File: design/flow/design.v
`timescale 1ns / 1ps
module bcdSubDigit(
    input  [3:0] a,
    input  [3:0] b,
    input  borrowIn,
    output reg [3:0] result,
    output reg     borrowOut
);
    wire [4:0] tempSubBinary = a - b - (borrowIn ? 1'b1 : 1'b0); 
    always @(*) begin
        if (tempSubBinary[4] == 1) begin
            borrowOut = 1;
            result = tempSubBinary + 10; 
        end else begin
            borrowOut = 0;
            result = tempSubBinary[3:0];
        end
    end
endmodule
`timescale 1ns / 1ps
module buttonSyncPulse(
    input  clk,
    input  resetPulse,
    input  button,
    output buttonPulse
);
    parameter DEBOUNCE_CLKS = 240000;
    reg [$clog2(DEBOUNCE_CLKS)-1:0] debounceCounter; 
    reg debouncedButton; 
    always @(posedge clk) begin
        if (~resetPulse) begin 
            debounceCounter <= 0;
            debouncedButton <= 1; 
        end else begin
            if (button != debouncedButton) begin
                if (debounceCounter == (DEBOUNCE_CLKS - 1)) begin
                    debouncedButton <= button; 
                    debounceCounter <= 0; 
                end else begin
                    debounceCounter <= debounceCounter + 1;
                end
            end else begin
                debounceCounter <= 0;
            end
        end
    end
    reg debouncedButtonSync1;
    reg debouncedButtonSync2; 
    always @(posedge clk) begin
        if (~resetPulse) begin 
            debouncedButtonSync1 <= 1;
            debouncedButtonSync2 <= 1;
        end else begin
            debouncedButtonSync1 <= debouncedButton;       
            debouncedButtonSync2 <= debouncedButtonSync1; 
        end
    end
    reg debouncedButtonSync2Delayed; 
    always @(posedge clk) begin
        if (~resetPulse) begin 
            debouncedButtonSync2Delayed <= 1;
        end else begin
            debouncedButtonSync2Delayed <= debouncedButtonSync2; 
        end
    end
    assign buttonPulse = !debouncedButtonSync2 && debouncedButtonSync2Delayed;
endmodule
`timescale 1ns / 1ps
module systemResetHandler(
    input  clk,
    input  reset,
    output resetPulse
);
    parameter DEBOUNCE_CLKS = 240000;
    reg [$clog2(DEBOUNCE_CLKS)-1:0] debounceCounter;
    reg debouncedReset;
    always @(posedge clk) begin 
        if (reset != debouncedReset) begin
            if (debounceCounter == (DEBOUNCE_CLKS - 1)) begin
                debouncedReset <= reset;
                debounceCounter <= 0;
            end else begin
                debounceCounter <= debounceCounter + 1;
            end
        end else begin
            debounceCounter <= 0;
        end
    end
    assign resetPulse = ~debouncedReset; 
endmodule
`timescale 1ns / 1ps
module SevenSegmentALU(
    input clk, 
    input reset,
    input onesBtn, 
    input tensBtn, 
    input hundredsBtn, 
    input sign, 
    input enter, 
    output [6:0] seg,
    output [3:0] anode 
);
    parameter DEBOUNCE_CLKS = 1000;
    wire resetPulse;
    systemResetHandler #(.DEBOUNCE_CLKS(DEBOUNCE_CLKS)) resetHandlerInstance (
        .clk(clk),
        .reset(reset),
        .resetPulse(resetPulse)
    );
    wire onesBtnPulse;
    buttonSyncPulse #(.DEBOUNCE_CLKS(DEBOUNCE_CLKS)) onesBtnGen (
        .clk(clk),
        .resetPulse(resetPulse), 
        .button(onesBtn),
        .buttonPulse(onesBtnPulse)
    );
    wire tensBtnPulse;
    buttonSyncPulse #(.DEBOUNCE_CLKS(DEBOUNCE_CLKS)) tensBtnGen (
        .clk(clk),
        .resetPulse(resetPulse), 
        .button(tensBtn),
        .buttonPulse(tensBtnPulse)
    );
    wire hundredsBtnPulse;
    buttonSyncPulse #(.DEBOUNCE_CLKS(DEBOUNCE_CLKS)) hundredsBtnGen (
        .clk(clk),
        .resetPulse(resetPulse), 
        .button(hundredsBtn),
        .buttonPulse(hundredsBtnPulse)
    );
    wire signPulse;
    buttonSyncPulse #(.DEBOUNCE_CLKS(DEBOUNCE_CLKS)) signBtnGen (
        .clk(clk),
        .resetPulse(resetPulse), 
        .button(sign),
        .buttonPulse(signPulse)
    );
    wire enterPulse;
    buttonSyncPulse #(.DEBOUNCE_CLKS(DEBOUNCE_CLKS)) enterBtnGen (
        .clk(clk),
        .resetPulse(resetPulse), 
        .button(enter),
        .buttonPulse(enterPulse)
    );
    reg [3:0] bcdOnes;
    reg [3:0] bcdTens;
    reg [3:0] bcdHundreds;
    reg [3:0] bcdThousands;
    wire numberOn; 
    wire finished; 
    reg [15:0] firstNumber;
    reg [15:0] secondNumber;
    reg [15:0] sum;
    reg [16:0] carry;
    reg [2:0] state;
    localparam STATE_INPUT_1        = 3'd0;
    localparam STATE_WAIT_1         = 3'd1;
    localparam STATE_INPUT_2        = 3'd2;
    localparam STATE_WAIT_2         = 3'd3;
    localparam STATE_CALC           = 3'd4;
    localparam STATE_UPDATE_DISPLAY = 3'd5;
    localparam STATE_DONE           = 3'd6;
    assign numberOn = (state == STATE_INPUT_2);
    assign finished = (state == STATE_DONE);
    wire [3:0] firstNumberThousandsVal  = firstNumber[15:12];
    wire [3:0] firstNumberHundredsVal = firstNumber[11:8];
    wire [3:0] firstNumberTensVal     = firstNumber[7:4];
    wire [3:0] firstNumberOnesVal     = firstNumber[3:0];
    wire [3:0] secondNumberThousandsVal = secondNumber[15:12];
    wire [3:0] secondNumberHundredsVal  = secondNumber[11:8];
    wire [3:0] secondNumberTensVal      = secondNumber[7:4];
    wire [3:0] secondNumberOnesVal      = secondNumber[3:0];
    reg [3:0] addResultOnes;
    reg [3:0] addResultTens;
    reg [3:0] addResultHundreds;
    reg carryOneAdd;
    reg carryTenAdd;
    reg carryHundredAdd;
    wire [15:0] sameSignCalculatedSum = {firstNumberThousandsVal, addResultHundreds, addResultTens, addResultOnes};
    always @(*) begin 
        if ((firstNumberOnesVal + secondNumberOnesVal) > 9) begin
            addResultOnes = firstNumberOnesVal + secondNumberOnesVal + 6;
            carryOneAdd = 1;
        end else begin
            addResultOnes = firstNumberOnesVal + secondNumberOnesVal;
            carryOneAdd = 0;
        end
        if ((firstNumberTensVal + secondNumberTensVal + carryOneAdd) > 9) begin
            addResultTens = firstNumberTensVal + secondNumberTensVal + carryOneAdd + 6;
            carryTenAdd = 1;
        end else begin
            addResultTens = firstNumberTensVal + secondNumberTensVal + carryOneAdd;
            carryTenAdd = 0;
        end
        if ((firstNumberHundredsVal + secondNumberHundredsVal + carryTenAdd) > 9) begin
            addResultHundreds = firstNumberHundredsVal + secondNumberHundredsVal + carryTenAdd + 6;
            carryHundredAdd = 1;
        end else begin
            addResultHundreds = firstNumberHundredsVal + secondNumberHundredsVal + carryTenAdd;
            carryHundredAdd = 0;
        end
    end
    wire isFirstMagnitudeGreater = (firstNumber[11:0] > secondNumber[11:0]);
    wire areMagnitudesEqual      = (firstNumber[11:0] == secondNumber[11:0]);
    wire [3:0] largerMagnitudeHundreds  = isFirstMagnitudeGreater ? firstNumberHundredsVal : secondNumberHundredsVal;
    wire [3:0] largerMagnitudeTens      = isFirstMagnitudeGreater ? firstNumberTensVal     : secondNumberTensVal;
    wire [3:0] largerMagnitudeOnes      = isFirstMagnitudeGreater ? firstNumberOnesVal     : secondNumberOnesVal;
    wire [3:0] smallerMagnitudeHundreds = isFirstMagnitudeGreater ? secondNumberHundredsVal : firstNumberHundredsVal;
    wire [3:0] smallerMagnitudeTens     = isFirstMagnitudeGreater ? secondNumberTensVal     : firstNumberTensVal;
    wire [3:0] smallerMagnitudeOnes     = isFirstMagnitudeGreater ? secondNumberOnesVal     : firstNumberOnesVal;
    wire [3:0] resultMagnitudeHundreds, resultMagnitudeTens, resultMagnitudeOnes;
    wire borrowOutOnes, borrowOutTens, borrowOutHundreds;
    bcdSubDigit subOnesInstance (
        .a(largerMagnitudeOnes),
        .b(smallerMagnitudeOnes),
        .borrowIn(1'b0),
        .result(resultMagnitudeOnes),
        .borrowOut(borrowOutOnes)
    );
    bcdSubDigit subTensInstance (
        .a(largerMagnitudeTens),
        .b(smallerMagnitudeTens),
        .borrowIn(borrowOutOnes),
        .result(resultMagnitudeTens),
        .borrowOut(borrowOutTens)
    );
    bcdSubDigit subHundredsInstance (
        .a(largerMagnitudeHundreds),
        .b(smallerMagnitudeHundreds),
        .borrowIn(borrowOutTens),
        .result(resultMagnitudeHundreds),
        .borrowOut(borrowOutHundreds)
    );
    wire [3:0] finalSumSign = areMagnitudesEqual ? 15 : (isFirstMagnitudeGreater ? firstNumberThousandsVal : secondNumberThousandsVal);
    wire [15:0] differentSignCalculatedSum = {finalSumSign, resultMagnitudeHundreds, resultMagnitudeTens, resultMagnitudeOnes};
    always @(posedge clk) begin
        if (~resetPulse) begin
            bcdOnes <= 0;
            bcdTens <= 0;
            bcdHundreds <= 0;
            bcdThousands <= 15;
            firstNumber <= 0;
            secondNumber <= 0;
            sum <= 0;
            carry <= 0;
            state <= STATE_INPUT_1;
        end else begin
            case (state)
                STATE_INPUT_1: begin
                    if (enterPulse) begin
                        firstNumber <= {bcdThousands, bcdHundreds, bcdTens, bcdOnes};
                        state <= STATE_WAIT_1;
                    end else begin
                        if (onesBtnPulse) begin
                            if (bcdOnes == 9) begin
                                bcdOnes <= 0;
                            end else begin
                                bcdOnes <= bcdOnes + 1;
                            end
                        end
                        if (tensBtnPulse) begin
                            if (bcdTens == 9) begin
                                bcdTens <= 0;
                            end else begin
                                bcdTens <= bcdTens + 1;
                            end
                        end
                        if (hundredsBtnPulse) begin
                            if (bcdHundreds == 9) begin
                                bcdHundreds <= 0;
                            end else begin
                                bcdHundreds <= bcdHundreds + 1;
                            end
                        end
                        if (signPulse) begin
                            case(bcdThousands)
                                15: bcdThousands <= 14;
                                14: bcdThousands <= 15;
                                default: bcdThousands <= 15;
                            endcase
                        end
                    end
                end
                STATE_WAIT_1: begin
                    if (~enter) begin
                        bcdOnes <= 0;
                        bcdTens <= 0;
                        bcdHundreds <= 0;
                        bcdThousands <= 15;
                        state <= STATE_INPUT_2;
                    end
                end
                STATE_INPUT_2: begin
                    if (enterPulse) begin
                        secondNumber <= {bcdThousands, bcdHundreds, bcdTens, bcdOnes};
                        state <= STATE_WAIT_2;
                    end else begin
                        if (onesBtnPulse) begin
                            if (bcdOnes == 9) begin
                                bcdOnes <= 0;
                            end else begin
                                bcdOnes <= bcdOnes + 1;
                            end
                        end
                        if (tensBtnPulse) begin
                            if (bcdTens == 9) begin
                                bcdTens <= 0;
                            end else begin
                                bcdTens <= bcdTens + 1;
                            end
                        end
                        if (hundredsBtnPulse) begin
                            if (bcdHundreds == 9) begin
                                bcdHundreds <= 0;
                            end else begin
                                bcdHundreds <= bcdHundreds + 1;
                            end
                        end
                        if (signPulse) begin
                            case(bcdThousands)
                                15: bcdThousands <= 14;
                                14: bcdThousands <= 15;
                                default: bcdThousands <= 15;
                            endcase
                        end
                    end
                end
                STATE_WAIT_2: begin
                    if (~enter) begin
                        state <= STATE_CALC;
                    end
                end
                STATE_CALC: begin
                    if (firstNumberThousandsVal == secondNumberThousandsVal) begin
                        sum <= sameSignCalculatedSum;
                        carry[16] <= carryHundredAdd;
                    end else begin 
                        sum <= differentSignCalculatedSum;
                        carry <= 0;
                    end
                    state <= STATE_UPDATE_DISPLAY;
                end
                STATE_UPDATE_DISPLAY: begin
                    bcdOnes <= sum[3:0];
                    bcdTens <= sum[7:4];
                    bcdHundreds <= sum[11:8];
                    bcdThousands <= sum[15:12];
                    state <= STATE_DONE;
                end
                STATE_DONE: begin
                end
            endcase
        end
    end
    parameter MUX_COUNT_MAX = 3000;
    reg [11:0] muxClkCounter;
    reg muxPulse;
    reg [1:0] digitSelector;
    reg [3:0] currentDisplayBcd;
    reg [3:0] anodeOutputReg;
    assign anode = anodeOutputReg;
    always @(posedge clk) begin
        if (~resetPulse) begin
            muxClkCounter <= 0;
            muxPulse <= 0;
            digitSelector <= 0;
            anodeOutputReg <= 4'b1111;
            currentDisplayBcd <= 0;
        end else begin
            if (muxClkCounter == MUX_COUNT_MAX - 1) begin
                muxClkCounter <= 0;
                muxPulse <= 1;
                digitSelector <= digitSelector + 1;
            end else begin
                muxClkCounter <= muxClkCounter + 1;
                muxPulse <= 0;
            end
            if (muxPulse) begin
                case (digitSelector)
                    2'd0: begin
                        anodeOutputReg <= 4'b1110;
                        currentDisplayBcd <= bcdOnes;
                    end
                    2'd1: begin
                        anodeOutputReg <= 4'b1101;
                        currentDisplayBcd <= bcdTens;
                    end
                    2'd2: begin
                        anodeOutputReg <= 4'b1011;
                        currentDisplayBcd <= bcdHundreds;
                    end
                    2'd3: begin
                        anodeOutputReg <= 4'b0111;
                        currentDisplayBcd <= bcdThousands;
                    end
                endcase
            end
        end
    end
    reg [6:0] segOutReg;
    assign seg = segOutReg;
    always @(*) begin
        case(currentDisplayBcd)
            4'b0000: segOutReg = 7'b0111111;
            4'b0001: segOutReg = 7'b0000110;
            4'b0010: segOutReg = 7'b1011011;
            4'b0011: segOutReg = 7'b1001111;
            4'b0100: segOutReg = 7'b1100110;
            4'b0101: segOutReg = 7'b1101101;
            4'b0110: segOutReg = 7'b1111101;
            4'b0111: segOutReg = 7'b0000111;
            4'b1000: segOutReg = 7'b1111111;
            4'b1001: segOutReg = 7'b1101111;
            4'b1110: segOutReg = 7'b1000000;
            4'b1111: segOutReg = 7'b0000000;
            default: segOutReg = 7'b0000000;
        endcase
    end
endmodule
File: design/flow/run.sh
#!/bin/bash
# the make line also repeats each setting of config.mk as NAME=value (left out here)
make -C /OpenROAD-flow-scripts/flow DESIGN_CONFIG=/design/flow/config.mk WORK_HOME=/design/flow/orfs CLKGATE_MAP_FILE= finish
File: design/flow/config.mk
export PLATFORM = sky130hd
export DESIGN_NAME = SevenSegmentALU
export DESIGN_NICKNAME = SevenSegmentALU
export VERILOG_FILES = /design/flow/design.v
export SDC_FILE = /design/flow/constraint.sdc
export NUM_CORES = 4
export LEC_CHECK = 0
export ABC_AREA = 1
export CAP_MARGIN = 20
export CORE_MARGIN = 2
export CORE_UTILIZATION = 72
export PLACE_DENSITY_LB_ADDON = 0.16
export SLEW_MARGIN = 20
File: design/flow/constraint.sdc
create_clock -name core_clock -period 5.04 [get_ports {clk}]
set_input_delay 1.0080 -clock core_clock [delete_from_list [all_inputs] [get_ports {clk}]]
set_output_delay 1.0080 -clock core_clock [all_outputs]
set_load 0.01 [all_outputs]
==> impl_metrics.py, run 1 <==
# Metrics from the implementation run
metrics = {
    "run_status": {
        "outcome": "finished clean",
    },
    "floorplanning": {
        "die_area_sq_um": 13700,
        "x_dimension_of_the_die_um": 117,
        "std_cell_rows": 41,
        "design.portCount": 18,
        "die_height_um": 117,
        "floorplan.initialDensity_pct": 73.3,
        "coreArea_sq_um": 12600,
    },
    "power_and_ir_drop": {
        "internal_power_of_the_cells_mw": 2.33,
        "top_power_group": "sequential cells",
        "powerDensity_nw_per_um2": 277,
        "power.static_leakage_nw": 4.52,
        "power.net_switching_mw": 0.569,
        "clock_power_share_pct": 49.7,
        "power_clock_mw": 1.44,
        "combPwrFrac_pct": 0.7,
        "power.sequential.fraction_pct": 49.6,
        "irDropWorstVdd_mv": 0.247,
        "combinationalPower_mw": 0.0211,
        "seq-power_mw": 1.44,
        "power.share.switching_pct": 19.6,
    },
    "route": {
        "wl_per_cell_um": 14.4,
        "avgViaCountPerCell": 5.66,
        "n_diodes": 0,
        "drt.antenna.violating_nets": 0,
        "via_count": 8164,
        "first_pass_iters": 5,
        "drc_errors": 0,
        "total_wirelength_of_the_detailed_routed_design_um": 20800,
        "detail_route.iter0.violations": 647,
    },
    "worst_setup_path": {
        "critical_path_cell_with_the_highest_stage_delay": "sky130_fd_sc_hd__fa_2",
        "timing.critical_path.required_ns": 5.41,
        "r2r-start": "secondNumber[1]",
        "worst_ep_arrival_time_ns": 5.17,
        "worstPathBufferInverterCount": 8,
        "criticalPathCategory": "reg2reg",
        "cp-end-kind": "flip-flop",
        "critPathLaunch": "secondNumber[1]",
        "crit_cells": 31,
        "worst_setup_path_end": "sum[11]",
        "worstSetupStartpointType": "flip-flop",
        "regToRegSetupSlack_ns": 0.23,
        "slowest_delay_ns": 0.45,
        "reg2reg_to": "sum[11]",
        "ff2ff_path_depth": 31,
        "crit_path_max_fanout": 4,
        "path_delay_family": "adder cells",
    },
    "timing": {
        "fin_clk_skew_ns": 0.00688,
        "slew_violations": 0,
        "worstMarginPinSlew_ns": 1.10,
        "setup_viol": 0,
        "maxSlewHeadroom_pct": 26.5,
        "post-route-period-util_pct": 95.4,
        "min_hold_slack_ns": 0.414,
        "post-route-min-period_ns": 4.81,
        "clock.fmax_mhz": 208,
        "final_hold_viol_count": 0,
        "rsz_0062_raised_after_global_routing": "yes",
        "setup_total_negative_slack_ns": 0,
    },
    "grt": {
        "grt_usage_pct": 30.0,
        "first_global_vias": 7332,
        "global_route_track_usage_on_met2_pct": 50.3,
        "grt_max_degree": 44,
        "met1_usage_pct": 38.4,
        "grt_busiest_layer": "met2",
        "grt.overflow.total": 0,
        "initial_antenna_violation_count": 0,
        "grt_first_pass_wirelength_um": 32700,
        "global_route.usage.met3_pct": 5.20,
    },
    "synthesis": {
        "netlist_area_sq_um": 9220,
        "edf_count": 1,
        "floorplan.nets": 1303,
        "ys_chip_area_sq_um": 9220,
        "ys_types": 51,
        "aoi_share_pct": 17.6,
        "synth_xor_xnor_area_share_pct": 2.28,
        "synthesis.instances": 1230,
        "topCellsByArea": "sky130_fd_sc_hd__dfxtp_1 (39%), sky130_fd_sc_hd__nand2_1 (8.3%), sky130_fd_sc_hd__ha_1 (7.7%)",
        "yosysTopAreaCell": "sky130_fd_sc_hd__dfxtp_1",
        "postSynth.topFlopCell": "sky130_fd_sc_hd__dfxtp_1",
        "muxShareOfSynthArea_pct": 0,
        "synth.yosys.num_cells": 1230,
        "synth_adder_area_share_pct": 9.69,
        "common_cells": "sky130_fd_sc_hd__nand2_1 (203), sky130_fd_sc_hd__dfxtp_1 (180), sky130_fd_sc_hd__inv_1 (179), sky130_fd_sc_hd__a21oi_1 (137), sky130_fd_sc_hd__o21ai_0 (102)",
        "synth_dominant_cell_count": "sky130_fd_sc_hd__nand2_1",
        "yosys.area_share.simple_pct": 22.3,
        "ys_seq_elements": 181,
        "synthTopLogicFamily": "simple AND/OR/NAND/NOR gates",
        "sequential_share_of_the_synthesized_area_pct": 39.4,
        "postSynth.asyncResetShare_pct": 0,
        "synth.avg_cell_area_sq_um": 7.49,
        "top_cell_area_share_pct": 39.1,
        "yosys_warnings": 4,
    },
    "clock_tree": {
        "postCtsHoldBufs": 0,
        "ctsRootBufferMaster": "sky130_fd_sc_hd__clkbuf_16",
        "clk_latency_ns": 0.44,
        "path_clk_slew_ns": 0.07,
        "number_of_buffers_created_by_cts": 17,
        "cts.sinks": 181,
        "htree_levels": 4,
        "tritoncts": "done",
        "cts-root-to-sink-buffers": 2,
    },
    "place": {
        "post-dp-hpwl_um": 13700,
        "port_buffers": 17,
        "last_weighted_congestion_value_of_the_routability_driven_placer": 0.888,
    },
    "layout": {
        "layout-area-overhead-vs-synth_pct": 13.7,
        "fill_cells": 789,
        "nNetsFinal": 1333,
    },
    "hold_path": {
        "timing.hold.worst_path_depth": 1,
        "hold_path_end": "signBtnGen.debouncedButtonSync2",
        "hp-class": "reg2reg",
        "timing.hold.worst.start": "signBtnGen.debouncedButtonSync1",
    },
    "flow_run": {
        "maxCapViolCount": 0,
        "openroad_warning_count": 49,
    },
}
## stage by stage
stage                     instances  worst slack [ns]  instance area (sq um)  utilization (%)  total power [mW]
after floorplan                1230            0.0673                   9220                -              1.48
after global placement         1406            0.0533                   9590             76.3              1.49
after detailed placement       1406            -0.135                   9590             76.3              1.49
after CTS                      1437            0.0279                  10300             81.6              2.91
after global routing           1443           -0.0875                  10500             83.4              2.97
final                          1443             0.232                  10500             83.4              2.90
## routing by layer
metal,wire length (um),up-vias
met5,0,-
li1,-,4113
met1,8980,3775
met4,561,0
met2,10200,223
met3,1030,53
## layout make-up
cell class                      count  area (sq um)  area share [%]
Timing Repair Buffer               39           339            3.24
Clock buffer                       18           439            4.19
Tap cell                          172           215            2.05
Multi-Input combinational cell    840          4960            47.3
Inverter                          181           679            6.48
Sequential cell                   181          3650            34.8
Clock inverter                     12           201            1.92
## what timing repair did
item / in CTS / in global routing
buffers inserted: 1 / 6
resized: 4 / 48
setup endpoints to repair: 3 / 3
hold endpoints to repair: 0 / 0
pin swaps: 1 / 14
==> run 2, diff against run 1 <==
- CORE_UTILIZATION: 72 -> 21
- CTS_CLUSTER_DIAMETER: default -> 300
- CTS_CLUSTER_SIZE: default -> 99
- HOLD_SLACK_MARGIN: default -> -0.1
- PLACE_DENSITY: default -> 0.88
- PLACE_DENSITY_LB_ADDON: 0.16 -> default
- SLEW_MARGIN: 20 -> 30
- TNS_END_PERCENT: default -> 35
- clock period: 5.04 -> 10.0 ns (I/O delays scaled with it)
==> run 2 against run 1 <==
  * Still clean
  * Core utilization is 59 points lower
  * Die area rose to 3.3 times the previous value
  * Critical path depth did not move
  * Register-to-register slack better by 4.3 ns
  * Critical path type unchanged
==> impl_metrics.py, run 2 <==
# Metrics from the implementation run
metrics = {
    "route": {
        "avgViaCountPerCell": 4.31,
        "via_count": 7929,
        "total_wirelength_of_the_detailed_routed_design_um": 19700,
        "drt.antenna.violating_nets": 0,
        "wl_per_cell_um": 10.7,
        "drc_errors": 0,
        "detail_route.iter0.violations": 681,
        "first_pass_iters": 5,
    },
    "grt": {
        "first_global_vias": 7301,
        "grt_first_pass_wirelength_um": 33100,
        "global_route_track_usage_on_met2_pct": 14.5,
        "grt_max_degree": 63,
        "grt_busiest_layer": "met2",
        "global_route.usage.met3_pct": 1.63,
        "initial_antenna_violation_count": 1,
        "grt.overflow.total": 0,
        "grt_usage_pct": 8.74,
        "met1_usage_pct": 10.9,
    },
    "layout": {
        "layout-area-overhead-vs-synth_pct": 15.5,
        "layout.cells.non_filler": 1841,
        "nNetsFinal": 1315,
    },
    "clock_tree": {
        "clk_latency_ns": 0.43,
        "path_clk_slew_ns": 0.07,
        "cts.sinks": 181,
        "htree_levels": 4,
        "number_of_buffers_created_by_cts": 17,
        "cts-root-to-sink-buffers": 2,
        "postcts_setup_bufs": 0,
        "tritoncts": "done",
        "postCtsHoldBufs": 0,
        "postCtsResizedCells": 0,
        "ctsRootBufferMaster": "sky130_fd_sc_hd__clkbuf_16",
    },
    "worst_setup_path": {
        "crit_cells": 31,
        "reg2reg_to": "sum[11]",
        "path_delay_family": "adder cells",
        "cp_common_cell": "sky130_fd_sc_hd__inv_1",
        "worst_setup_path_end": "sum[11]",
        "criticalPathCategory": "reg2reg",
        "worstPathBufferInverterCount": 8,
        "r2r-start": "secondNumber[1]",
        "critical_path_cell_with_the_highest_stage_delay": "sky130_fd_sc_hd__fa_1",
        "worstSetupStartpointType": "flip-flop",
        "cp-end-kind": "flip-flop",
        "timing.critical_path.required_ns": 10.36,
        "ff2ff_path_depth": 31,
        "crit_path_max_fanout": 28,
        "critPathLaunch": "secondNumber[1]",
        "worst_ep_arrival_time_ns": 5.86,
        "slowest_delay_ns": 0.46,
        "regToRegSetupSlack_ns": 4.50,
    },
    "place": {
        "port_buffers": 17,
        "placed_insts": 1808,
        "last_weighted_congestion_value_of_the_routability_driven_placer": 0.873,
        "post-dp-hpwl_um": 13900,
        "dp_worst_setup_slack_ns": 4.49,
    },
    "synthesis": {
        "floorplan.nets": 1303,
        "synth_xor_xnor_area_share_pct": 2.28,
        "edf_count": 1,
        "synthesis.instances": 1230,
        "synth_adder_area_share_pct": 9.69,
        "postSynth.asyncResetShare_pct": 0,
        "yosys.area_share.simple_pct": 22.3,
        "top_cell_area_share_pct": 39.1,
        "sequential_share_of_the_synthesized_area_pct": 39.4,
        "postSynth.topFlopCell": "sky130_fd_sc_hd__dfxtp_1",
        "synth.avg_cell_area_sq_um": 7.49,
        "aoi_share_pct": 17.6,
        "ys_seq_elements": 181,
        "synth.yosys.num_cells": 1230,
        "yosys_warnings": 4,
        "ys_chip_area_sq_um": 9220,
        "netlist_area_sq_um": 9220,
        "topCellsByArea": "sky130_fd_sc_hd__dfxtp_1 (39%), sky130_fd_sc_hd__nand2_1 (8.3%), sky130_fd_sc_hd__ha_1 (7.7%)",
        "muxShareOfSynthArea_pct": 0,
        "synthTopLogicFamily": "simple AND/OR/NAND/NOR gates",
        "ys_types": 51,
        "yosysTopAreaCell": "sky130_fd_sc_hd__dfxtp_1",
        "common_cells": "sky130_fd_sc_hd__nand2_1 (203), sky130_fd_sc_hd__dfxtp_1 (180), sky130_fd_sc_hd__inv_1 (179), sky130_fd_sc_hd__a21oi_1 (137), sky130_fd_sc_hd__o21ai_0 (102)",
        "synth_dominant_cell_count": "sky130_fd_sc_hd__nand2_1",
    },
    "hold_path": {
        "timing.hold.worst.start": "tensBtnGen.debouncedButtonSync1",
        "hp-class": "reg2reg",
        "timing.hold.worst_path_depth": 1,
        "hold_path_end": "tensBtnGen.debouncedButtonSync2",
    },
    "power_and_ir_drop": {
        "seq-power_mw": 0.725,
        "powerDensity_nw_per_um2": 134,
        "internal_power_of_the_cells_mw": 1.14,
        "power.net_switching_mw": 0.284,
        "irDropWorstVdd_mv": 0.119,
        "combinationalPower_mw": 0.0107,
        "power_clock_mw": 0.691,
        "combPwrFrac_pct": 0.8,
        "power.share.switching_pct": 19.9,
        "power.static_leakage_nw": 4.38,
        "clock_power_share_pct": 48.4,
        "top_power_group": "sequential cells",
        "power.sequential.fraction_pct": 50.8,
        "fin_total_pwr_mw": 1.43,
    },
    "floorplanning": {
        "std_cell_rows": 76,
        "die_height_um": 213,
        "coreArea_sq_um": 43200,
        "design.portCount": 18,
        "die_area_sq_um": 45600,
        "x_dimension_of_the_die_um": 213,
        "floorplan.initialDensity_pct": 21.3,
    },
    "timing": {
        "slew_violations": 0,
        "post-route-min-period_ns": 5.50,
        "final_hold_viol_count": 0,
        "worstMarginPinSlew_ns": 0.969,
        "rsz_0062_raised_after_global_routing": "no",
        "fin_clk_skew_ns": 0.00797,
        "min_hold_slack_ns": 0.408,
        "post-route-period-util_pct": 55.0,
        "clock.fmax_mhz": 182,
        "setup_viol": 0,
        "setup_total_negative_slack_ns": 0,
        "final.setup.worst_slack_ns": 4.50,
        "maxSlewHeadroom_pct": 35.3,
    },
    "flow_run": {
        "maxCapViolCount": 0,
        "openroad_warning_count": 48,
    },
    "run_status": {
        "outcome": "finished clean",
    },
}
-- run 2: final cells by class --
| class | instances | area, sq um |
|---|---|---|
| fillers | 4604 | 32500 |
| well taps | 585 | 732 |
| multi-input cells | 840 | 4780 |
| flip-flops and latches | 181 | 3630 |
| clock inverters | 10 | 145 |
| inverters | 181 | 679 |
| clock buffers | 22 | 474 |
| repair buffers | 21 | 200 |
| diodes | 1 | 2.50 |
-- run 2: layer usage --
metal	vias up	routed length, um	part of all wire (%)
met3	44	934	4.7
met2	219	9060	46
li1	4083	-	-
met1	3583	9100	46
met4	0	610	3.1
met5	-	0	0
-- run 2: through the flow --
stage	utilization (%)	instance area, sq um
finish	24.7	10600
global route	24.7	10600
CTS	24.7	10600
detailed placement	23.2	10000
global placement	23.2	10000
floorplan	-	9220
==> run 3, diff against run 2 <==
- ABC_AREA: 1 -> default
- CORE_UTILIZATION: 21 -> 72
- CTS_CLUSTER_DIAMETER: 300 -> 147
- CTS_CLUSTER_SIZE: 99 -> default
- HOLD_SLACK_MARGIN: -0.1 -> default
- MAX_ROUTING_LAYER: default -> met4
- PLACE_DENSITY: 0.88 -> 0.66
- SETUP_SLACK_MARGIN: default -> 1.66
- SLEW_MARGIN: 30 -> 20
- TNS_END_PERCENT: 35 -> 5
- clock period: 10.0 -> 5.8 ns (I/O delays scaled with it)
==> run 3 against run 2 <==
  * Still clean on timing, DRC and antenna
  * Clock skew rose by 0.0015 ns
  * Sequential share of layout area rose by 0.89 points
  * Wire length rose by 9.4%
  * Worst setup slack got worse by 4.0 ns
  * Non-clock buffer count is 22 higher
  * Global-route usage is 25 points higher
  * Clock power rose by 78%
  * Via count down 4.3%
  * Die area fell by 70%
  * Highest routed layer unchanged
==> impl_metrics.py, run 3 <==
# Metrics from the implementation run
metrics = {
    "run_status": {
        "outcome": "finished clean",
    },
    "floorplanning": {
        "floorplan.initialDensity_pct": 72.9,
        "design.portCount": 18,
        "die_area_sq_um": 13600,
        "x_dimension_of_the_die_um": 117,
        "coreArea_sq_um": 12500,
        "std_cell_rows": 41,
        "die_height_um": 117,
    },
    "clock_tree": {
        "path_clk_slew_ns": 0.07,
        "cts.sinks": 181,
        "clk_latency_ns": 0.44,
        "htree_levels": 4,
        "postCtsHoldBufs": 0,
        "cts-root-to-sink-buffers": 2,
        "number_of_buffers_created_by_cts": 17,
        "ctsRootBufferMaster": "sky130_fd_sc_hd__clkbuf_16",
        "tritoncts": "done",
    },
    "timing": {
        "worstMarginPinSlew_ns": 1.00,
        "clock.fmax_mhz": 188,
        "setup_total_negative_slack_ns": 0,
        "min_hold_slack_ns": 0.403,
        "post-route-min-period_ns": 5.31,
        "slew_violations": 0,
        "fin_clk_skew_ns": 0.00946,
        "rsz_0062_raised_after_global_routing": "yes",
        "post-route-period-util_pct": 91.6,
        "final_hold_viol_count": 0,
        "maxSlewHeadroom_pct": 33.2,
        "setup_viol": 0,
    },
    "grt": {
        "first_global_vias": 7334,
        "initial_antenna_violation_count": 0,
        "grt_usage_pct": 33.4,
        "grt_first_pass_wirelength_um": 34700,
        "grt_max_degree": 85,
        "grt.overflow.total": 0,
    },
    "worst_setup_path": {
        "critical_path_cell_with_the_highest_stage_delay": "sky130_fd_sc_hd__o31a_4",
        "cp-end-kind": "flip-flop",
        "timing.critical_path.required_ns": 6.13,
        "reg2reg_to": "sum[11]",
        "cp_common_cell": "sky130_fd_sc_hd__fa_2",
        "criticalPathCategory": "reg2reg",
        "worst_ep_arrival_time_ns": 5.64,
        "worst_setup_path_end": "sum[11]",
        "critPathLaunch": "secondNumber[6]",
        "ff2ff_path_depth": 24,
        "regToRegSetupSlack_ns": 0.49,
        "slowest_delay_ns": 0.38,
        "crit_cells": 24,
        "path_delay_family": "adder cells",
        "r2r-start": "secondNumber[6]",
        "worstPathBufferInverterCount": 4,
        "worstSetupStartpointType": "flip-flop",
        "crit_path_cell_trace": "inv_1 -> ha_4 -> nand4_1 -> a211o_1 -> a31oi_4 -> mux2i_2 -> ha_2 -> a211oi_4 -> o31a_4 -> fa_2 -> inv_2 -> fa_2 -> nand2b_4 -> a21oi_4 -> xnor2_2 -> fa_2 -> inv_2 -> fa_2 -> buf_4 -> xor2_2 -> ha_2 -> or3_1 -> mux2i_1 -> o21ai_1",
        "crit_path_max_fanout": 8,
    },
    "place": {
        "port_buffers": 17,
        "post-dp-hpwl_um": 12900,
        "last_weighted_congestion_value_of_the_routability_driven_placer": 0.908,
        "placed_cell_area_sq_um": 9450,
        "placed_insts": 1217,
    },
    "synthesis": {
        "ys_chip_area_sq_um": 9120,
        "ys_types": 68,
        "synth_xor_xnor_area_share_pct": 8.81,
        "yosys.area_share.simple_pct": 21.8,
        "synthTopLogicFamily": "simple AND/OR/NAND/NOR gates",
        "synth_adder_area_share_pct": 9.80,
        "edf_count": 1,
        "muxShareOfSynthArea_pct": 2.17,
        "yosys_warnings": 4,
        "postSynth.asyncResetShare_pct": 0,
        "ys_seq_elements": 181,
        "synth.yosys.num_cells": 1060,
        "synth.avg_cell_area_sq_um": 8.60,
        "netlist_area_sq_um": 9120,
        "top_cell_area_share_pct": 39.5,
        "sequential_share_of_the_synthesized_area_pct": 39.8,
        "floorplan.nets": 1133,
        "common_cells": "sky130_fd_sc_hd__dfxtp_1 (180), sky130_fd_sc_hd__nor2_1 (136), sky130_fd_sc_hd__nand2_1 (126), sky130_fd_sc_hd__a21oi_1 (79), sky130_fd_sc_hd__xnor2_1 (60)",
        "synthesis.instances": 1060,
        "postSynth.topFlopCell": "sky130_fd_sc_hd__dfxtp_1",
        "synth_dominant_cell_count": "sky130_fd_sc_hd__dfxtp_1",
        "topCellsByArea": "sky130_fd_sc_hd__dfxtp_1 (40%), sky130_fd_sc_hd__ha_1 (7.8%), sky130_fd_sc_hd__xnor2_1 (5.8%)",
        "yosysTopAreaCell": "sky130_fd_sc_hd__dfxtp_1",
        "aoi_share_pct": 13.8,
    },
    "power_and_ir_drop": {
        "top_power_group": "sequential cells",
        "combPwrFrac_pct": 0.7,
        "power_clock_mw": 1.23,
        "power.sequential.fraction_pct": 50.0,
        "powerDensity_nw_per_um2": 239,
        "clock_power_share_pct": 49.3,
        "power.net_switching_mw": 0.522,
        "power.static_leakage_nw": 3.83,
        "internal_power_of_the_cells_mw": 1.97,
        "combinationalPower_mw": 0.0178,
        "power.share.switching_pct": 20.9,
        "seq-power_mw": 1.25,
        "irDropWorstVdd_mv": 0.260,
    },
    "hold_path": {
        "timing.hold.worst_path_depth": 1,
        "hp-class": "reg2reg",
        "hold_path_end": "signBtnGen.debouncedButtonSync2",
        "timing.hold.worst.start": "signBtnGen.debouncedButtonSync1",
    },
    "layout": {
        "layout.cell_area.non_filler_sq_um": 10400,
        "final_core_util_pct": 83.3,
        "mi_logic_area_sq_um": 5350,
        "nNetsFinal": 1160,
        "fill_cells": 811,
        "layout.cells.non_filler": 1271,
        "layout-area-overhead-vs-synth_pct": 14.3,
        "final-seq-area_sq_um": 3650,
    },
    "route": {
        "detail_route.iter0.violations": 755,
        "wl_per_cell_um": 17.0,
        "drt.antenna.violating_nets": 0,
        "n_diodes": 0,
        "avgViaCountPerCell": 5.97,
        "total_wirelength_of_the_detailed_routed_design_um": 21500,
        "first_pass_iters": 9,
        "drc_errors": 0,
        "via_count": 7590,
    },
    "flow_run": {
        "maxCapViolCount": 0,
        "openroad_warning_count": 53,
    },
}
==> run 3: area by class of cell <==
class | instances | share of cell area [%]
inverters | 53 | 1.93
flip-flops and latches | 181 | 35.0
repair buffers | 43 | 3.62
multi-input cells | 791 | 51.3
well taps | 172 | 2.06
clock buffers | 19 | 4.45
clock inverters | 12 | 1.58
==> run 3: what timing repair did <==
| item | 4_1_cts | 5_1_grt |
|---|---|---|
| buffers inserted | 21 | 2 |
| endpoints found under the hold margin | 0 | 0 |
| gates cloned | 0 | 0 |
| resized | 33 | 4 |
| setup endpoints to repair | 7 | 7 |
| pin swaps | 24 | 13 |
==> run 3: per-stage QoR <==
stage | total power, mW | setup WS (ns)
4_1_cts | 2.50 | 0.706
6_report | 2.50 | 0.486
3_3_place_gp | 1.29 | 0.422
2_1_floorplan | 1.29 | 0.606
5_1_grt | 2.55 | 0.308
3_5_place_dp | 1.30 | 0.245
==> run 3: layer usage <==
| layer | track usage (%) | share of wire [%] | vias to the layer above |
|---|---|---|---|
| met5 | - | 0 | - |
| li1 | - | - | 3650 |
| met3 | 7.47 | 5.7 | 69 |
| met2 | 53.2 | 48 | 268 |
| met1 | 40.7 | 43 | 3603 |
| met4 | 15.6 | 3.3 | 0 |
==> run 4, diff against run 3 <==
- ABC_AREA: default -> 1
- CELL_PAD_IN_SITES_GLOBAL_PLACEMENT: default -> 0
- CORE_ASPECT_RATIO: default -> 1.21
- CTS_CLUSTER_DIAMETER: 147 -> 332
- CTS_CLUSTER_SIZE: default -> 41
- GPL_TIMING_DRIVEN: default -> 1
- MAX_ROUTING_LAYER: met4 -> default
- PLACE_DENSITY: 0.66 -> default
- PLACE_DENSITY_LB_ADDON: default -> 0.2
- SETUP_SLACK_MARGIN: 1.66 -> default
- SLEW_MARGIN: 20 -> 30
- TNS_END_PERCENT: 5 -> 95
- clock period: 5.8 -> 3.92 ns (I/O delays scaled with it)
==> run 4 against run 3 <==
  * The layout now fails its checks (negative setup slack)
  * Sequential cell count did not move
  * Non-clock buffer count is 62 higher
  * Via count up 21%
  * Total power increased by 49%
  * Clock power grew 49%
  * Global-route usage increased by 4.2 points
  * Critical path type unchanged
  * Highest routed layer unchanged
==> impl_metrics.py, run 4 <==
# Metrics from the implementation run
metrics = {
    "floorplanning": {
        "floorplan.initialDensity_pct": 73.7,
        "die_height_um": 128,
        "coreArea_sq_um": 12500,
        "die_area_sq_um": 13700,
        "std_cell_rows": 45,
        "design.portCount": 18,
        "x_dimension_of_the_die_um": 107,
    },
    "power_and_ir_drop": {
        "power.sequential.fraction_pct": 49.8,
        "clock_power_share_pct": 49.4,
        "top_power_group": "sequential cells",
        "power.share.switching_pct": 21.1,
        "power_clock_mw": 1.83,
        "seq-power_mw": 1.85,
        "irDropWorstVdd_mv": 0.335,
        "combinationalPower_mw": 0.0283,
        "power.net_switching_mw": 0.785,
        "power.static_leakage_nw": 4.84,
        "powerDensity_nw_per_um2": 334,
        "fin_total_pwr_mw": 3.71,
        "internal_power_of_the_cells_mw": 2.93,
        "combPwrFrac_pct": 0.8,
    },
    "hold_path": {
        "hold_path_end": "enterBtnGen.debouncedButtonSync2",
        "timing.hold.worst.start": "enterBtnGen.debouncedButtonSync1",
        "hp-class": "reg2reg",
        "timing.hold.worst_path_depth": 1,
    },
    "worst_setup_path": {
        "critPathLaunch": "secondNumber[6]",
        "timing.critical_path.required_ns": 4.24,
        "worstPathBufferInverterCount": 8,
        "r2r-start": "secondNumber[6]",
        "crit_path_max_fanout": 3,
        "worst_setup_path_end": "sum[11]",
        "ff2ff_path_depth": 32,
        "worst_ep_arrival_time_ns": 5.12,
        "critical_path_cell_with_the_highest_stage_delay": "sky130_fd_sc_hd__fa_2",
        "reg2reg_to": "sum[11]",
        "cp-end-kind": "flip-flop",
        "regToRegSetupSlack_ns": -0.88,
        "slowest_delay_ns": 0.44,
        "criticalPathCategory": "reg2reg",
        "crit_cells": 32,
        "worstSetupStartpointType": "flip-flop",
        "path_delay_family": "adder cells",
        "cp_common_cell": "sky130_fd_sc_hd__inv_2",
    },
    "clock_tree": {
        "clk_latency_ns": 0.44,
        "cts-root-to-sink-buffers": 2,
        "ctsRootBufferMaster": "sky130_fd_sc_hd__clkbuf_16",
        "htree_levels": 4,
        "path_clk_slew_ns": 0.07,
        "number_of_buffers_created_by_cts": 17,
        "tritoncts": "done",
        "cts.sinks": 181,
    },
    "layout": {
        "nNetsFinal": 1399,
        "fill_cells": 604,
        "layout-area-overhead-vs-synth_pct": 20.4,
        "layout.cell_area.non_filler_sq_um": 11100,
    },
    "synthesis": {
        "postSynth.asyncResetShare_pct": 0,
        "synth_dominant_cell_count": "sky130_fd_sc_hd__nand2_1",
        "edf_count": 1,
        "ys_seq_elements": 181,
        "top_cell_area_share_pct": 39.1,
        "synth.avg_cell_area_sq_um": 7.49,
        "ys_types": 51,
        "yosys.area_share.simple_pct": 22.3,
        "muxShareOfSynthArea_pct": 0,
        "synth_adder_area_share_pct": 9.69,
        "common_cells": "sky130_fd_sc_hd__nand2_1 (203), sky130_fd_sc_hd__dfxtp_1 (180), sky130_fd_sc_hd__inv_1 (179), sky130_fd_sc_hd__a21oi_1 (137), sky130_fd_sc_hd__o21ai_0 (102)",
        "synth_xor_xnor_area_share_pct": 2.28,
        "yosysTopAreaCell": "sky130_fd_sc_hd__dfxtp_1",
        "synth.yosys.num_cells": 1230,
        "ys_chip_area_sq_um": 9220,
        "floorplan.nets": 1303,
        "aoi_share_pct": 17.6,
        "synthesis.instances": 1230,
        "netlist_area_sq_um": 9220,
        "postSynth.topFlopCell": "sky130_fd_sc_hd__dfxtp_1",
        "sequential_share_of_the_synthesized_area_pct": 39.4,
        "synthTopLogicFamily": "simple AND/OR/NAND/NOR gates",
        "topCellsByArea": "sky130_fd_sc_hd__dfxtp_1 (39%), sky130_fd_sc_hd__nand2_1 (8.3%), sky130_fd_sc_hd__ha_1 (7.7%)",
        "yosys_warnings": 4,
    },
    "route": {
        "detail_route.iter0.violations": 1076,
        "avgViaCountPerCell": 6.10,
        "total_wirelength_of_the_detailed_routed_design_um": 26400,
        "drc_errors": 0,
        "via_count": 9166,
        "first_pass_iters": 8,
        "wl_per_cell_um": 17.6,
        "drt.antenna.violating_nets": 0,
        "n_diodes": 0,
    },
    "flow_run": {
        "openroad_warning_count": 51,
        "maxCapViolCount": 0,
    },
    "timing": {
        "post-route-period-util_pct": 123,
        "final.setup.worst_slack_ns": -0.882,
        "setup_total_negative_slack_ns": -2.86,
        "post-route-min-period_ns": 4.80,
        "slew_violations": 0,
        "maxSlewHeadroom_pct": 29.9,
        "clock.fmax_mhz": 208,
        "fin_clk_skew_ns": 0.00754,
        "min_hold_slack_ns": 0.417,
        "setup_viol": 4,
        "worstMarginPinSlew_ns": 1.05,
        "rsz_0062_raised_after_global_routing": "yes",
        "final_hold_viol_count": 0,
    },
    "grt": {
        "grt_first_pass_wirelength_um": 41000,
        "grt.overflow.total": 0,
        "grt_usage_pct": 37.6,
        "initial_antenna_violation_count": 0,
        "first_global_vias": 8974,
        "grt_max_degree": 44,
    },
    "place": {
        "port_buffers": 17,
        "placed_cell_area_sq_um": 10100,
        "post-dp-hpwl_um": 14800,
        "last_weighted_congestion_value_of_the_routability_driven_placer": 0.867,
    },
    "run_status": {
        "outcome": "failed layout checks",
        "failed_layout_checks": "negative setup slack",
    },
}
==> run 4: per-stage QoR <==
step	instances	utilization (%)	worst slack [ns]
detailed placement	1458	81.2	-0.760
global route	1503	88.8	-1.13
floorplan	1230	-	-0.709
CTS	1501	87.9	-0.635
finish	1503	88.8	-0.882
global placement	1458	81.2	-0.590
==> run 4: routing by layer <==
metal  up-vias  wire (um)  track usage [%]
li1       4259          -                -
met1      4248       9680             40.1
met2       507      13100             67.0
met3       152       2110             8.36
met4         0       1580             24.0
met5         -          0                0
==> run 4: what timing repair did <==
action,4_1_cts,5_1_grt
setup buffers,11,5
resized,36,29
hold buffers,0,0
setup endpoints to repair,4,7
pin swaps,19,20
==> run 4: cell type report <==
type                       count  area, sq um  share of cell area (%)
clock inverter                12          161                    1.45
multi-input combinational    840         5100                    45.9
clock buffer                  20          468                    4.22
inverter                     181          684                    6.17
tap                          164          205                    1.85
sequential                   181         3650                    32.9
timing repair buffer         105          831                    7.49
==> run 5, diff against run 4 <==
- CAP_MARGIN: 20 -> 10
- CELL_PAD_IN_SITES_GLOBAL_PLACEMENT: 0 -> 1
- CORE_ASPECT_RATIO: 1.21 -> default
- CORE_UTILIZATION: 72 -> 54
- CTS_CLUSTER_DIAMETER: 332 -> 237
- CTS_CLUSTER_SIZE: 41 -> default
- PLACE_DENSITY: default -> 0.55
- PLACE_DENSITY_LB_ADDON: 0.2 -> default
- SLEW_MARGIN: 30 -> 20
- TNS_END_PERCENT: 95 -> 65
- clock period: 3.92 -> 10.0 ns (I/O delays scaled with it)
==> run 5 against run 4 <==
  * Now clean on timing, DRC and antenna
  * Synthesized cell count unchanged
  * Sequential share of layout area increased by 3.0 points
  * Sequential cell count unchanged
  * Sequential power decreased by 61%
  * Largest cell class unchanged
==> impl_metrics.py, run 5 <==
# Metrics from the implementation run
metrics = {
    "route": {
        "wl_per_cell_um": 13.1,
        "detail_route.iter0.violations": 396,
        "total_wirelength_of_the_detailed_routed_design_um": 19300,
        "drt.antenna.violating_nets": 0,
        "first_pass_iters": 5,
        "n_diodes": 0,
        "via_count": 7697,
        "avgViaCountPerCell": 5.22,
        "drc_errors": 0,
    },
    "worst_setup_path": {
        "worst_setup_path_end": "sum[9]",
        "worst_ep_arrival_time_ns": 5.92,
        "crit_cells": 35,
        "slowest_delay_ns": 0.40,
        "cp-end-kind": "flip-flop",
        "critical_path_cell_with_the_highest_stage_delay": "sky130_fd_sc_hd__dfxtp_1",
        "timing.critical_path.required_ns": 10.37,
        "criticalPathCategory": "reg2reg",
        "path_delay_family": "simple AND/OR/NAND/NOR gates",
        "worstSetupStartpointType": "flip-flop",
        "cp_common_cell": "sky130_fd_sc_hd__inv_1",
        "regToRegSetupSlack_ns": 4.44,
        "critPathLaunch": "secondNumber[1]",
        "ff2ff_path_depth": 35,
        "crit_path_max_fanout": 28,
        "reg2reg_to": "sum[9]",
        "worstPathBufferInverterCount": 10,
        "r2r-start": "secondNumber[1]",
    },
    "timing": {
        "final.setup.worst_slack_ns": 4.44,
        "slew_violations": 0,
        "setup_viol": 0,
        "maxSlewHeadroom_pct": 25.7,
        "rsz_0062_raised_after_global_routing": "no",
        "clock.fmax_mhz": 180,
        "fin_clk_skew_ns": 0.0117,
        "post-route-min-period_ns": 5.56,
        "post-route-period-util_pct": 55.6,
        "setup_total_negative_slack_ns": 0,
        "worstMarginPinSlew_ns": 1.11,
        "final_hold_viol_count": 0,
    },
    "place": {
        "port_buffers": 17,
        "placed_cell_area_sq_um": 9570,
        "post-dp-hpwl_um": 13900,
        "last_weighted_congestion_value_of_the_routability_driven_placer": 0.849,
        "dp_worst_setup_slack_ns": 4.50,
    },
    "hold_path": {
        "timing.hold.worst.start": "enterBtnGen.debouncedButtonSync1",
        "timing.hold.worst_path_depth": 1,
        "hold_path_end": "enterBtnGen.debouncedButtonSync2",
        "hp-class": "reg2reg",
    },
    "grt": {
        "initial_antenna_violation_count": 0,
        "grt_first_pass_wirelength_um": 33300,
        "grt_max_degree": 54,
        "grt.overflow.total": 0,
        "first_global_vias": 7164,
        "grt_usage_pct": 22.6,
    },
    "power_and_ir_drop": {
        "combinationalPower_mw": 0.0102,
        "power.share.switching_pct": 22.2,
        "powerDensity_nw_per_um2": 135,
        "irDropWorstVdd_mv": 0.125,
        "internal_power_of_the_cells_mw": 1.06,
        "power.net_switching_mw": 0.303,
        "power.sequential.fraction_pct": 53.3,
        "combPwrFrac_pct": 0.8,
        "seq-power_mw": 0.725,
        "top_power_group": "sequential cells",
        "clock_power_share_pct": 46.0,
        "power_clock_mw": 0.626,
        "power.static_leakage_nw": 4.35,
    },
    "layout": {
        "final_core_util_pct": 60.7,
        "nNetsFinal": 1315,
        "final-seq-area_sq_um": 3630,
        "mi_logic_area_sq_um": 4780,
        "layout-area-overhead-vs-synth_pct": 9.69,
        "fill_cells": 1598,
        "layout.cell_area.non_filler_sq_um": 10100,
    },
    "synthesis": {
        "common_cells": "sky130_fd_sc_hd__nand2_1 (203), sky130_fd_sc_hd__dfxtp_1 (180), sky130_fd_sc_hd__inv_1 (179), sky130_fd_sc_hd__a21oi_1 (137), sky130_fd_sc_hd__o21ai_0 (102)",
        "muxShareOfSynthArea_pct": 0,
        "synth.yosys.num_cells": 1230,
        "top_cell_area_share_pct": 39.1,
        "aoi_share_pct": 17.6,
        "ys_chip_area_sq_um": 9220,
        "synthTopLogicFamily": "simple AND/OR/NAND/NOR gates",
        "sequential_share_of_the_synthesized_area_pct": 39.4,
        "synth.avg_cell_area_sq_um": 7.49,
        "yosys.area_share.simple_pct": 22.3,
        "postSynth.asyncResetShare_pct": 0,
        "edf_count": 1,
        "topCellsByArea": "sky130_fd_sc_hd__dfxtp_1 (39%), sky130_fd_sc_hd__nand2_1 (8.3%), sky130_fd_sc_hd__ha_1 (7.7%)",
        "netlist_area_sq_um": 9220,
        "postSynth.topFlopCell": "sky130_fd_sc_hd__dfxtp_1",
        "synth_adder_area_share_pct": 9.69,
        "ys_seq_elements": 181,
        "synth_dominant_cell_count": "sky130_fd_sc_hd__nand2_1",
        "yosys_warnings": 4,
        "yosysTopAreaCell": "sky130_fd_sc_hd__dfxtp_1",
        "synthesis.instances": 1230,
        "floorplan.nets": 1303,
        "ys_types": 51,
        "synth_xor_xnor_area_share_pct": 2.28,
    },
    "floorplanning": {
        "die_height_um": 135,
        "floorplan.initialDensity_pct": 55.4,
        "coreArea_sq_um": 16600,
        "x_dimension_of_the_die_um": 135,
        "std_cell_rows": 47,
        "design.portCount": 18,
        "die_area_sq_um": 18100,
    },
    "flow_run": {
        "maxCapViolCount": 0,
        "openroad_warning_count": 50,
    },
    "clock_tree": {
        "postcts_setup_bufs": 0,
        "clk_latency_ns": 0.44,
        "cts.sinks": 181,
        "ctsRootBufferMaster": "sky130_fd_sc_hd__clkbuf_16",
        "postCtsResizedCells": 0,
        "path_clk_slew_ns": 0.07,
        "cts-root-to-sink-buffers": 2,
        "number_of_buffers_created_by_cts": 17,
        "postCtsHoldBufs": 0,
        "tritoncts": "done",
        "htree_levels": 4,
    },
    "run_status": {
        "outcome": "finished clean",
    },
}
-- run 5: area by class of cell --
class	count	share of cell area (%)
clock inverter	11	0.916
timing repair buffer	21	1.98
inverter	181	6.72
sequential	181	35.9
multi-input combinational	840	47.3
clock buffer	21	4.46
tap	220	2.72
-- run 5: stage by stage --
step	cells	total power [mW]	hold slack, ns
after global placement	1443	0.752	0.391
after CTS	1475	1.38	0.412
final	1475	1.36	0.408
after floorplan	1230	0.747	0.389
after detailed placement	1443	0.752	0.396
after global routing	1475	1.41	0.416
-- run 5: metal layers --
metal	routed length, um	GRT usage [%]	vias to the layer above
li1	-	-	4086
met1	9820	31.7	3472
met2	8450	35.5	106
met3	688	3.75	33
met4	379	7.78	0
met5	0	0	-
==> run 6, diff against run 5 <==
- CAP_MARGIN: 10 -> 40
- CELL_PAD_IN_SITES_GLOBAL_PLACEMENT: 1 -> 0
- CORE_ASPECT_RATIO: default -> 1.21
- CORE_UTILIZATION: 54 -> 72
- CTS_CLUSTER_DIAMETER: 237 -> 93
- CTS_CLUSTER_SIZE: default -> 90
- HOLD_SLACK_MARGIN: default -> 0.29
- PLACE_DENSITY: 0.55 -> default
- PLACE_DENSITY_LB_ADDON: default -> 0.2
- SETUP_SLACK_MARGIN: default -> -0.19
- SLEW_MARGIN: 20 -> 30
- TNS_END_PERCENT: 65 -> 35
- clock period: 10.0 -> 3.92 ns (I/O delays scaled with it)
==> run 6 against run 5 <==
  * Now fails the layout checks on negative setup slack
  * Register-to-register slack got worse by 5.3 ns
  * Area after synthesis did not move
  * Global-route usage rose by 14 points
  * Non-clock buffer count rose by 84
  * Total power rose to 2.7 times the previous value
  * Sequential share of layout area fell by 2.7 points
  * Final area rose by 8.6%
  * Worst setup slack got worse by 5.3 ns
  * Sequential power rose to 2.6 times the previous value
  * Clock-buffer cell count fell by 3
  * Fmax rose by 18%
  * Clock power rose to 2.8 times the previous value
==> impl_metrics.py, run 6 <==
# Metrics from the implementation run
metrics = {
    "route": {
        "total_wirelength_of_the_detailed_routed_design_um": 24900,
        "wl_met2_um": 12700,
        "routedLengthMet1_um": 9360,
        "routed-wl-met3_um": 1600,
        "wl_per_cell_um": 16.6,
        "drt.antenna.violating_nets": 0,
        "avgViaCountPerCell": 6.03,
        "n_diodes": 0,
        "drc_errors": 0,
        "first_pass_iters": 6,
        "via_count": 9069,
        "maxUsedRoutingLayer": "met4",
        "detail_route.iter0.violations": 883,
    },
    "hold_path": {
        "hp-class": "reg2reg",
        "timing.hold.worst.start": "tensBtnGen.debouncedButtonSync1",
        "timing.hold.worst_path_depth": 1,
        "hold_path_end": "tensBtnGen.debouncedButtonSync2",
    },
    "place": {
        "last_weighted_congestion_value_of_the_routability_driven_placer": 0.862,
        "post-dp-hpwl_um": 15100,
        "port_buffers": 17,
        "placed_insts": 1460,
    },
    "synthesis": {
        "yosysTopAreaCell": "sky130_fd_sc_hd__dfxtp_1",
        "muxShareOfSynthArea_pct": 0,
        "floorplan.nets": 1303,
        "postSynth.topFlopCell": "sky130_fd_sc_hd__dfxtp_1",
        "common_cells": "sky130_fd_sc_hd__nand2_1 (203), sky130_fd_sc_hd__dfxtp_1 (180), sky130_fd_sc_hd__inv_1 (179), sky130_fd_sc_hd__a21oi_1 (137), sky130_fd_sc_hd__o21ai_0 (102)",
        "synthesis.instances": 1230,
        "synthTopLogicFamily": "simple AND/OR/NAND/NOR gates",
        "aoi_share_pct": 17.6,
        "synth_xor_xnor_area_share_pct": 2.28,
        "top_cell_area_share_pct": 39.1,
        "synth_adder_area_share_pct": 9.69,
        "synth_dominant_cell_count": "sky130_fd_sc_hd__nand2_1",
        "synth.avg_cell_area_sq_um": 7.49,
        "edf_count": 1,
        "ys_seq_elements": 181,
        "topCellsByArea": "sky130_fd_sc_hd__dfxtp_1 (39%), sky130_fd_sc_hd__nand2_1 (8.3%), sky130_fd_sc_hd__ha_1 (7.7%)",
        "synth.yosys.num_cells": 1230,
        "netlist_area_sq_um": 9220,
        "yosys_warnings": 4,
        "sequential_share_of_the_synthesized_area_pct": 39.4,
        "postSynth.asyncResetShare_pct": 0,
        "yosys.area_share.simple_pct": 22.3,
        "ys_types": 51,
        "ys_chip_area_sq_um": 9220,
    },
    "clock_tree": {
        "htree_levels": 4,
        "clk_latency_ns": 0.45,
        "postCtsHoldBufs": 0,
        "ctsRootBufferMaster": "sky130_fd_sc_hd__clkbuf_16",
        "path_clk_slew_ns": 0.07,
        "number_of_buffers_created_by_cts": 17,
        "cts-root-to-sink-buffers": 2,
        "tritoncts": "done",
        "cts.sinks": 181,
    },
    "timing": {
        "setup_total_negative_slack_ns": -2.65,
        "final.setup.worst_slack_ns": -0.808,
        "final_hold_viol_count": 0,
        "clock.fmax_mhz": 212,
        "post-route-min-period_ns": 4.73,
        "setup_viol": 4,
        "worstMarginPinSlew_ns": 0.767,
        "post-route-period-util_pct": 121,
        "maxSlewHeadroom_pct": 48.6,
        "fin_clk_skew_ns": 0.00968,
        "rsz_0062_raised_after_global_routing": "yes",
        "slew_violations": 0,
    },
    "floorplanning": {
        "die_height_um": 128,
        "floorplan.initialDensity_pct": 73.7,
        "x_dimension_of_the_die_um": 107,
        "design.portCount": 18,
        "std_cell_rows": 45,
        "die_area_sq_um": 13700,
        "coreArea_sq_um": 12500,
    },
    "flow_run": {
        "openroad_warning_count": 51,
        "maxCapViolCount": 0,
    },
    "layout": {
        "nNetsFinal": 1399,
        "layout.cells.non_filler": 1503,
        "layout-area-overhead-vs-synth_pct": 19.1,
    },
    "worst_setup_path": {
        "path_delay_family": "adder cells",
        "crit_path_max_fanout": 3,
        "worstPathBufferInverterCount": 9,
        "timing.critical_path.required_ns": 4.26,
        "slowest_delay_ns": 0.44,
        "crit_cells": 34,
        "worstSetupStartpointType": "flip-flop",
        "critical_path_cell_with_the_highest_stage_delay": "sky130_fd_sc_hd__fa_2",
        "ff2ff_path_depth": 34,
        "criticalPathCategory": "reg2reg",
        "regToRegSetupSlack_ns": -0.81,
        "cp_common_cell": "sky130_fd_sc_hd__inv_2",
        "r2r-start": "secondNumber[3]",
        "reg2reg_to": "sum[11]",
        "worst_ep_arrival_time_ns": 5.07,
        "critPathLaunch": "secondNumber[3]",
        "worst_setup_path_end": "sum[11]",
        "cp-end-kind": "flip-flop",
    },
    "power_and_ir_drop": {
        "internal_power_of_the_cells_mw": 2.78,
        "power.sequential.fraction_pct": 51.0,
        "clock_power_share_pct": 48.2,
        "fin_total_pwr_mw": 3.63,
        "power.share.switching_pct": 23.3,
        "top_power_group": "sequential cells",
        "seq-power_mw": 1.85,
        "combPwrFrac_pct": 0.8,
        "irDropWorstVdd_mv": 0.432,
        "power_clock_mw": 1.75,
        "powerDensity_nw_per_um2": 330,
        "combinationalPower_mw": 0.0289,
        "power.net_switching_mw": 0.845,
        "power.static_leakage_nw": 4.81,
    },
    "grt": {
        "grt_max_degree": 51,
        "first_global_vias": 8800,
        "grt_first_pass_wirelength_um": 40100,
        "grt.overflow.total": 0,
        "initial_antenna_violation_count": 0,
        "grt_usage_pct": 36.6,
    },
    "run_status": {
        "outcome": "failed layout checks",
        "failed_layout_checks": "negative setup slack",
    },
}
run 6: area by class of cell:
cell class | instances | area [sq um]
Clock buffer | 18 | 439
Tap cell | 164 | 205
Timing Repair Buffer | 105 | 842
Sequential cell | 181 | 3650
Multi-Input combinational cell | 840 | 5000
Inverter | 181 | 679
Clock inverter | 14 | 160
Fill cell | 632 | 1520
run 6: timing repair:
item | CTS | global route
resized | 34 | 7
setup buffers | 5 | 6
pin swaps | 16 | 17
setup endpoints to repair | 4 | 4
run 6: metrics by stage:
step	utilization [%]	hold slack [ns]	worst slack, ns	area [sq um]
floorplan	-	0.389	-0.709	9330
global placement	81.2	0.395	-0.605	10100
detailed placement	81.4	0.397	-0.730	10200
CTS	87.4	0.420	-0.653	10900
global route	87.8	0.422	-1.07	11000
finish	87.8	0.419	-0.808	11000
run 6: metal layers:
metal  up-vias  global-route usage (%)
met1      4275                    39.5
met2       410                    67.2
met3       125                    7.50
li1       4259                       -
met5         -                       0
met4         0                    19.3
==> run 7, diff against run 6 <==
- CAP_MARGIN: 40 -> 20
- CELL_PAD_IN_SITES_GLOBAL_PLACEMENT: 0 -> default
- CORE_ASPECT_RATIO: 1.21 -> default
- CTS_CLUSTER_DIAMETER: 93 -> 221
- CTS_CLUSTER_SIZE: 90 -> 13
- GPL_TIMING_DRIVEN: 1 -> default
- HOLD_SLACK_MARGIN: 0.29 -> default
- PLACE_DENSITY_LB_ADDON: 0.2 -> 0.14
- SETUP_SLACK_MARGIN: -0.19 -> default
- SLEW_MARGIN: 30 -> 20
- TNS_END_PERCENT: 35 -> default
- clock period: 3.92 -> 3.78 ns (I/O delays scaled with it)
==> run 7 against run 6 <==
  * The layout still fails its checks (negative setup slack)
  * Via count up 13%
  * First-iteration DRC count up 110%
  * Register-to-register slack worse by 1.3 ns
==> impl_metrics.py, run 7 <==
# Metrics from the implementation run
metrics = {
    "power_and_ir_drop": {
        "internal_power_of_the_cells_mw": 2.95,
        "clock_power_share_pct": 48.5,
        "power.static_leakage_nw": 4.96,
        "top_power_group": "sequential cells",
        "combPwrFrac_pct": 0.8,
        "power.net_switching_mw": 0.833,
        "seq-power_mw": 1.92,
        "power.share.switching_pct": 22.0,
        "power_clock_mw": 1.83,
        "powerDensity_nw_per_um2": 328,
        "irDropWorstVdd_mv": 0.341,
        "combinationalPower_mw": 0.0293,
        "power.sequential.fraction_pct": 50.7,
    },
    "timing": {
        "min_hold_slack_ns": 0.412,
        "final_hold_viol_count": 0,
        "worstMarginPinSlew_ns": 1.25,
        "post-route-min-period_ns": 5.86,
        "rsz_0062_raised_after_global_routing": "yes",
        "final.setup.worst_slack_ns": -2.08,
        "slew_violations": 0,
        "maxSlewHeadroom_pct": 16.1,
        "fin_clk_skew_ns": 0.0199,
        "setup_viol": 10,
        "clock.fmax_mhz": 171,
        "post-route-period-util_pct": 155,
        "setup_total_negative_slack_ns": -10.50,
    },
    "grt": {
        "grt_first_pass_wirelength_um": 48900,
        "initial_antenna_violation_count": 5,
        "global_route.usage.met3_pct": 32.3,
        "grt_busiest_layer": "met2",
        "grt.overflow.total": 0,
        "grt_usage_pct": 47.8,
        "grt_max_degree": 40,
        "global_route_track_usage_on_met2_pct": 70.3,
        "first_global_vias": 9490,
        "met1_usage_pct": 46.5,
    },
    "place": {
        "placed_insts": 1463,
        "last_weighted_congestion_value_of_the_routability_driven_placer": 0.913,
        "post-dp-hpwl_um": 14400,
        "port_buffers": 17,
        "placed_cell_area_sq_um": 10100,
    },
    "worst_setup_path": {
        "ff2ff_path_depth": 34,
        "worstSetupStartpointType": "flip-flop",
        "worst_ep_arrival_time_ns": 6.23,
        "cp_common_cell": "sky130_fd_sc_hd__inv_2",
        "cp-end-kind": "flip-flop",
        "worstPathBufferInverterCount": 11,
        "critPathLaunch": "secondNumber[3]",
        "path_delay_family": "simple AND/OR/NAND/NOR gates",
        "criticalPathCategory": "reg2reg",
        "r2r-start": "secondNumber[3]",
        "worst_setup_path_end": "sum[11]",
        "crit_path_max_fanout": 9,
        "regToRegSetupSlack_ns": -2.08,
        "timing.critical_path.required_ns": 4.15,
        "crit_cells": 34,
        "reg2reg_to": "sum[11]",
        "slowest_delay_ns": 0.45,
        "critical_path_cell_with_the_highest_stage_delay": "sky130_fd_sc_hd__nor3_4",
    },
    "layout": {
        "layout.cell_area.non_filler_sq_um": 11500,
        "layout-area-overhead-vs-synth_pct": 24.9,
        "mi_logic_area_sq_um": 5300,
        "layout.cells.non_filler": 1537,
        "fill_cells": 530,
        "final_core_util_pct": 91.6,
        "final-seq-area_sq_um": 3660,
        "nNetsFinal": 1422,
    },
    "synthesis": {
        "synth_adder_area_share_pct": 9.69,
        "aoi_share_pct": 17.6,
        "synthesis.instances": 1230,
        "floorplan.nets": 1303,
        "yosysTopAreaCell": "sky130_fd_sc_hd__dfxtp_1",
        "yosys.area_share.simple_pct": 22.3,
        "synth.yosys.num_cells": 1230,
        "ys_types": 51,
        "postSynth.topFlopCell": "sky130_fd_sc_hd__dfxtp_1",
        "muxShareOfSynthArea_pct": 0,
        "sequential_share_of_the_synthesized_area_pct": 39.4,
        "netlist_area_sq_um": 9220,
        "ys_seq_elements": 181,
        "ys_chip_area_sq_um": 9220,
        "synth_xor_xnor_area_share_pct": 2.28,
        "yosys_warnings": 4,
        "postSynth.asyncResetShare_pct": 0,
        "edf_count": 1,
        "synthTopLogicFamily": "simple AND/OR/NAND/NOR gates",
        "common_cells": "sky130_fd_sc_hd__nand2_1 (203), sky130_fd_sc_hd__dfxtp_1 (180), sky130_fd_sc_hd__inv_1 (179), sky130_fd_sc_hd__a21oi_1 (137), sky130_fd_sc_hd__o21ai_0 (102)",
        "synth_dominant_cell_count": "sky130_fd_sc_hd__nand2_1",
        "synth.avg_cell_area_sq_um": 7.49,
        "top_cell_area_share_pct": 39.1,
        "topCellsByArea": "sky130_fd_sc_hd__dfxtp_1 (39%), sky130_fd_sc_hd__nand2_1 (8.3%), sky130_fd_sc_hd__ha_1 (7.7%)",
    },
    "hold_path": {
        "hp-class": "reg2reg",
        "timing.hold.worst_path_depth": 1,
        "hold_path_end": "hundredsBtnGen.debouncedButtonSync2",
        "timing.hold.worst.start": "hundredsBtnGen.debouncedButtonSync1",
    },
    "clock_tree": {
        "path_clk_slew_ns": 0.08,
        "number_of_buffers_created_by_cts": 17,
        "cts.sinks": 181,
        "htree_levels": 4,
        "tritoncts": "done",
        "ctsRootBufferMaster": "sky130_fd_sc_hd__clkbuf_16",
        "postCtsHoldBufs": 0,
        "clk_latency_ns": 0.45,
        "cts-root-to-sink-buffers": 2,
    },
    "run_status": {
        "failed_layout_checks": "negative setup slack",
        "outcome": "failed layout checks",
    },
    "route": {
        "wl_per_cell_um": 22.8,
        "total_wirelength_of_the_detailed_routed_design_um": 35100,
        "drc_errors": 0,
        "first_pass_iters": 16,
        "avgViaCountPerCell": 6.65,
        "via_count": 10200,
        "drt.antenna.violating_nets": 0,
        "detail_route.iter0.violations": 1895,
    },
    "flow_run": {
        "maxCapViolCount": 0,
        "openroad_warning_count": 51,
    },
    "floorplanning": {
        "floorplan.initialDensity_pct": 73.3,
        "die_height_um": 117,
        "coreArea_sq_um": 12600,
        "std_cell_rows": 41,
        "design.portCount": 18,
        "x_dimension_of_the_die_um": 117,
        "die_area_sq_um": 13700,
    },
}
[run 7: layout make-up]
type	instances	area share, %
sequential	181	31.8
inverter	181	6.05
multi-input combinational	840	46.1
tap	172	1.87
clock buffer	20	3.97
antenna	3	0.0652
timing repair buffer	128	8.99
clock inverter	12	1.24
[run 7: metrics by stage]
step           setup WS, ns  power, mW
5_1_grt               -2.22       3.83
4_1_cts              -0.729       3.74
3_5_place_dp         -0.899       1.99
6_report              -2.08       3.78
2_1_floorplan        -0.849       1.98
3_3_place_gp         -0.691       1.99
[run 7: what timing repair did]
action                                  in CTS  in global routing
gates resized                               43                 82
pin swaps                                   26                 60
buffers inserted                            61                 11
endpoints found under the setup margin       4                 11
endpoints found under the hold margin        0                  0
[run 7: routing by layer]
metal / routed length, um / share of wire [%]
met5: 244 / 0.70
met3: 5220 / 15
met2: 14700 / 42
met1: 11200 / 32
met4: 3710 / 11
Power is estimated from default activity; no workload was simulated.
